## wip/ember
// mul
module mul(
    input  wire        clk,
    input  wire        rst,
    input  wire [63:0] lm,
    input  wire [63:0] rm,
    input  wire [1:0]  Data_type,
    output reg  [19:0] mul_out
);
clock: 6.69 ns
lec_check: 0
cap_margin: 20
cell_pad_in_sites_detail_placement: 0
cell_pad_in_sites_global_placement: 2
core_aspect_ratio: 0.59
core_margin: 2
core_utilization: 48
cts_cluster_diameter: 297
gpl_routability_driven: 1
max_routing_layer: met5
place_density_lb_addon: 0.14
setup_slack_margin: 1.44
slew_margin: 30
tns_end_percent: 15
run.sh (not shown) runs the stock make flow with config.mk's settings and CLKGATE_MAP_FILE=.
#### Input delta (wip/quartz over wip/ember)
# wip/ember
export LEC_CHECK = 0
export CAP_MARGIN = 20
export CELL_PAD_IN_SITES_DETAIL_PLACEMENT = 0
export CELL_PAD_IN_SITES_GLOBAL_PLACEMENT = 2
export CORE_ASPECT_RATIO = 0.59
export CORE_MARGIN = 2
export CORE_UTILIZATION = 48
export CTS_CLUSTER_DIAMETER = 297
export GPL_ROUTABILITY_DRIVEN = 1
export MAX_ROUTING_LAYER = met5
export PLACE_DENSITY_LB_ADDON = 0.14
export SETUP_SLACK_MARGIN = 1.44
export SLEW_MARGIN = 30
export TNS_END_PERCENT = 15
create_clock -name core_clock -period 6.69 [get_ports {clk}]
# wip/quartz
export LEC_CHECK = 0
export CAP_MARGIN = 20
export CORE_MARGIN = 2
export CORE_UTILIZATION = 57
export CTS_CLUSTER_SIZE = 35
export SLEW_MARGIN = 20
create_clock -name core_clock -period 5.11 [get_ports {clk}]
==> comparison <==
Cmp wip/quartz and wip/ember / sum of internal, switching and leakage power / higher: wip/quartz
On wip/quartz: clock tree buffer count of the final layout is 1 lower than what wip/ember gave.
Worst slew margin relative to its limit, wip/quartz and wip/ember: smaller value in wip/ember
[wip/quartz vs wip/ember] combinational power: higher in wip/quartz
Measured against wip/ember, the number of tap cells inserted of wip/quartz comes out at 0.823 times the reference value.
wip/ember: full flow OK, the timing, DRC and antenna checks passed
In wip/quartz the implementation ran to completion but is not tape-out ready, as the final checks report setup timing.
Relative to wip/ember, share of total power in the clock network decreased by 1.0 points in wip/quartz.
Relative to wip/quartz, the following input files were edited for wip/yarrow:
# wip/quartz
export LEC_CHECK = 0
export CAP_MARGIN = 20
export CORE_MARGIN = 2
export CORE_UTILIZATION = 57
export CTS_CLUSTER_SIZE = 35
export SLEW_MARGIN = 20
create_clock -name core_clock -period 5.11 [get_ports {clk}]
# wip/yarrow
export LEC_CHECK = 0
export CAP_MARGIN = 20
export CORE_MARGIN = 2
export CORE_UTILIZATION = 66
export SLEW_MARGIN = 20
create_clock -name core_clock -period 5.32 [get_ports {clk}]
Layout overhead on the synthesized area (lower): wip/yarrow. wip/yarrow finished every stage; the final checks, however, were not passed, the failures being setup timing. A capturing element of the worst setup path of mul_out[16] is what wip/quartz shows, while mul_out[19] belongs to wip/yarrow. Taking wip/quartz as the reference, in wip/yarrow tally of clock buffers in the finished layout picked up an extra 2, via count picked up an extra 3537.


Starting RTL as in the previous note.
export LEC_CHECK = 0
export ABC_AREA = 1
export CAP_MARGIN = 20
export CORE_MARGIN = 2
export CORE_UTILIZATION = 72
export CTS_CLUSTER_DIAMETER = 227
export GPL_ROUTABILITY_DRIVEN = 0
export PLACE_DENSITY_LB_ADDON = 0.01
export SETUP_SLACK_MARGIN = 0.51
export SLEW_MARGIN = 20
create_clock -name core_clock -period 1.75 [get_ports {clk}]
The baseline ended with an error in detailed placement (3_5_place_dp) with DPL-0038.
Next try:
ABC_AREA = unset   (was 1)
CORE_UTILIZATION = 57   (was 72)
CTS_CLUSTER_DIAMETER = unset   (was 227)
CTS_CLUSTER_SIZE = 37   (was unset)
GPL_ROUTABILITY_DRIVEN = unset   (was 0)
PLACE_DENSITY_LB_ADDON = unset   (was 0.01)
SETUP_SLACK_MARGIN = unset   (was 0.51)
clock period = 5.12 ns   (was 1.75 ns; I/O delays follow)
Effect: With this change the flow completed, yet does not pass: negative setup slack; synthesized cell count drops slightly; die area climbs by a quarter to a third; synthesized area climbs by a little under a tenth.
Next try:
CORE_UTILIZATION = 70   (was 57)
MAX_ROUTING_LAYER = met4   (was unset)
PLACE_DENSITY = 0.65   (was unset)
TNS_END_PERCENT = 5   (was unset)
clock period = 5.7 ns   (was 5.12 ns; I/O delays follow)
The new run finished but fails on negative setup slack.
Die area is lower by 18%.
Cell area is lower by 11%.
Worst setup slack improved by 14 ps.
Synthesized area does not change.
Hold slack got worse by 41 ps.
Wire length is higher by 2.0%.
Combinational power is lower by 12%.
Next try:
CORE_UTILIZATION = 27   (was 70)
CTS_CLUSTER_SIZE = unset   (was 37)
MAX_ROUTING_LAYER = unset   (was met4)
PLACE_DENSITY = unset   (was 0.65)
TNS_END_PERCENT = unset   (was 5)
clock period = 10.2 ns   (was 5.7 ns; I/O delays follow)
=>
- Now the flow produced a clean layout
- total power fell by 54%
- via count came out lower by 17%
- global-route usage falls by 34 points
- first-iteration DRC count falls by 49%
- cell count grows by 5.0%
- die size went up to 2.6 times its value
- wire length goes down by 13%
- clock-buffer cell count decreases by 1
Next try:
CORE_UTILIZATION = 69   (was 27)
clock period = 6.26 ns   (was 10.2 ns; I/O delays follow)
Result: Clock power is higher by about 60%; total power is higher by 66%; hold slack got worse by 180 ps; cell area is higher by about 4.5%.
Next try:
CORE_UTILIZATION = 40   (was 69)
clock period = 6.5 ns   (was 6.26 ns; I/O delays follow)
What happened: The new run ran to the end with no violations; final cell count is higher by about 7%; design area drops by about 0.6%; sequential share of layout area barely changes; hold slack is worse by 21 ps; area after synthesis does not change; utilization goes down by 33 points; routed wire length went up by about 2.7%.


build 41:
mul again, from the RTL that the note above started with.
Settings: LEC_CHECK=0, CAP_MARGIN=35, CELL_PAD_IN_SITES_DETAIL_PLACEMENT=2, CORE_ASPECT_RATIO=0.77, CORE_MARGIN=2, CORE_UTILIZATION=40, CTS_CLUSTER_SIZE=28, GPL_TIMING_DRIVEN=0, MAX_ROUTING_LAYER=met4, MIN_ROUTING_LAYER=met1, SLEW_MARGIN=20, TNS_END_PERCENT=35; clock period 11.0 ns.
For build 41, the flow was terminated by a tool error in 5_1_grt and produced no final design.
Changes in build 37 relative to build 41:
==> flow/config.mk <==
export PLATFORM = sky130hd
export DESIGN_NAME = mul
export DESIGN_NICKNAME = mul
export VERILOG_FILES = /design/flow/design.v
export SDC_FILE = /design/flow/constraint.sdc
export NUM_CORES = 4
export LEC_CHECK = 0
export CAP_MARGIN = 20
export CORE_MARGIN = 2
export CORE_UTILIZATION = 65
export SLEW_MARGIN = 20
==> flow/constraint.sdc <==
create_clock -name core_clock -period 5.26 [get_ports {clk}]
set_input_delay 1.0520 -clock core_clock [delete_from_list [all_inputs] [get_ports {clk}]]
set_output_delay 1.0520 -clock core_clock [all_outputs]
set_load 0.01 [all_outputs]
- No crash in build 37: every stage finished, but the layout fails its final checks due to negative setup slack.
- Build 37 ends up with lower width of the die than build 41 does.
- From build 41 to build 37, simple-gate share of the synthesized area did not move at all.
- Number of buffers between clock root and the deepest sink came out exactly the same in build 37 and build 41.
- Row placer's final routability congestion estimate: build 37 lower / build 41 higher
- On placed wire-length estimate: between build 37 and build 41, it ends up lower for build 37.
- From build 41 to build 37 the numbers moved as follows: number of flip-flops and latches in the synthesized netlist has remained practically unchanged, synthesized area has remained practically unchanged, summed standard-cell area reported by yosys has remained practically unchanged.
The following lists how build 36 was set up differently from build 37:
--- a/flow/config.mk
+++ b/flow/config.mk
@@ -8,4 +8,6 @@
 export CAP_MARGIN = 20
 export CORE_MARGIN = 2
-export CORE_UTILIZATION = 65
+export CORE_UTILIZATION = 71
+export CTS_CLUSTER_SIZE = 36
+export PLACE_DENSITY = 0.65
 export SLEW_MARGIN = 20
[summary]
Tool error GRT-0232 stopped build 36 during 5_1_grt; no final results. Build 36 vs. build 37: post-CTS resize count went up by 104. Per the comparison of build 36 with build 37, global placer's final weighted congestion moved up, number of setup buffers added after CTS moved up, count of pins on the block boundary level, core area moved down, die size moved down. Min pre-CTS worst setup slack across build 37 and build 36: build 36. The half-perimeter wire length of the detailed placement result of build 36 is higher than that of build 37.
Power figures rest on the tool's default switching activity, not on a simulated workload.
